==> nickel: inputs <==
==> flow/design.v (excerpt) <==
module div_avalon
	#(
		parameter W     = 32,
				  CBIT  = 6		 
	 )
	(
		input wire clk, reset,
		input wire [2:0] div_address,
		input wire div_chipselect,
		input wire div_write,
		input wire [W-1:0] div_writedata,
		output wire [W-1:0] div_readdata,
		output wire div_irq,
		output wire div_rdy
	);
==> flow/config.mk <==
export PLATFORM = sky130hd
export DESIGN_NAME = div_avalon
export DESIGN_NICKNAME = div_avalon
export VERILOG_FILES = /design/flow/design.v
export SDC_FILE = /design/flow/constraint.sdc
export NUM_CORES = 4
export LEC_CHECK = 0
export CAP_MARGIN = 20
export CORE_MARGIN = 2
export CORE_UTILIZATION = 70
export CTS_CLUSTER_DIAMETER = 360
export CTS_CLUSTER_SIZE = 25
export SETUP_SLACK_MARGIN = 0.42
export SLEW_MARGIN = 20
==> flow/constraint.sdc <==
create_clock -name core_clock -period 3.35 [get_ports {clk}]
set_input_delay 0.6700 -clock core_clock [delete_from_list [all_inputs] [get_ports {clk}]]
set_output_delay 0.6700 -clock core_clock [all_outputs]
set_load 0.01 [all_outputs]
run.sh (not shown) runs the stock make flow with config.mk's settings and CLKGATE_MAP_FILE=.
==> willow (differences from nickel) <==
Settings changed: ABC_AREA set to 1, CORE_UTILIZATION 70 to 72, CTS_CLUSTER_DIAMETER 360 to 225, CTS_CLUSTER_SIZE 25 to 100, SETUP_SLACK_MARGIN 0.42 to unset.
==> flow/constraint.sdc (replaced) <==
create_clock -name core_clock -period 2.51 [get_ports {clk}]
set_input_delay 0.5020 -clock core_clock [delete_from_list [all_inputs] [get_ports {clk}]]
set_output_delay 0.5020 -clock core_clock [all_outputs]
set_load 0.01 [all_outputs]
==> garnet (differences from nickel) <==
Settings changed: CORE_ASPECT_RATIO set to 0.5, CORE_UTILIZATION 70 to 40, CTS_CLUSTER_DIAMETER 360 to 208, CTS_CLUSTER_SIZE 25 to 100, SETUP_SLACK_MARGIN 0.42 to unset.
==> flow/constraint.sdc (replaced) <==
create_clock -name core_clock -period 5.0 [get_ports {clk}]
set_input_delay 1.0000 -clock core_clock [delete_from_list [all_inputs] [get_ports {clk}]]
set_output_delay 1.0000 -clock core_clock [all_outputs]
set_load 0.01 [all_outputs]
==> flow_metrics.py <==
# Metrics from the implementation run
metrics = {
    "power_and_ir_drop": {
        "pwr_density_cell_nw_per_um2": 644.8,
        "pg_comb_mw": 3.51,
    },
    "setup_path": {
        "reg2reg_slack_ns": 1.26,
        "start_kind": "input pin",
    },
    "outcome": {
        "status": "complete, no violations",
    },
    "detailed_routing": {
        "first_pass_iters": 5,
        "met2_length_um": 10240,
    },
    "global_routing": {
        "grt_max_degree": 116,
    },
    "place": {
        "place_congestion": 0.9464,
    },
    "floorplan": {
        "fp_util": 0.4112,
        "die_w_um": 221.4,
    },
    "timing": {
        "layout_setup_ws_ns": 0.9487,
        "max_slew.worst_pin.slew_ns": 0.9782,
    },
    "clock_tree": {
        "postCtsSetupRepairBufs": 0,
    },
}
Source of the figures above: garnet

==> flow_metrics.py <==
# Metrics from the implementation run
metrics = {
    "place": {
        "place_congestion": 0.9719,
    },
    "timing": {
        "layout_setup_ws_ns": -0.1701,
        "final-setup-viol-count": 4,
        "max_slew.worst_pin.slew_ns": 1.066,
    },
    "detailed_routing": {
        "first_pass_iters": 17,
        "met2_length_um": 15990,
    },
    "outcome": {
        "status": "complete, but fails checks",
        "violations": "negative setup slack",
    },
    "global_routing": {
        "grt_max_degree": 172,
    },
    "setup_path": {
        "reg2reg_slack_ns": -0.17,
    },
    "floorplan": {
        "die_w_um": 120.2,
        "fp_util": 0.7166,
    },
    "clock_tree": {
        "postCtsSetupRepairBufs": 25,
    },
    "power_and_ir_drop": {
        "pwr_density_cell_nw_per_um2": 1133,
    },
}
Source of the figures above: nickel

==> flow_metrics.py <==
# Metrics from the implementation run
metrics = {
    "power_and_ir_drop": {
        "pg_comb_mw": 14.0,
        "pwr_density_cell_nw_per_um2": 1657,
        "power_leader": "combinational logic",
    },
    "synthesis": {
        "synthAoiAreaFrac": 0.1310,
        "postSynthSeqShare": 0.4104,
        "yosysMostFrequentCell": "nand2_1",
        "ys.flops": 171,
    },
    "floorplan": {
        "die_w_um": 124.4,
    },
    "outcome": {
        "violations": "negative setup slack",
        "status": "complete, but fails checks",
    },
    "setup_path": {
        "reg2reg_slack_ns": -0.27,
        "reg2reg_to": "d1.rh_reg[10]$_DFFE_PP0P_",
        "start_kind": "flop",
    },
    "clock_tree": {
        "postCtsSetupRepairBufs": 3,
    },
    "timing": {
        "max_slew.worst_pin.slew_ns": 0.7352,
        "layout_setup_ws_ns": -0.2668,
        "final-setup-viol-count": 39,
    },
    "detailed_routing": {
        "first_pass_iters": 14,
        "met2_length_um": 18220,
    },
}
Source of the figures above: willow

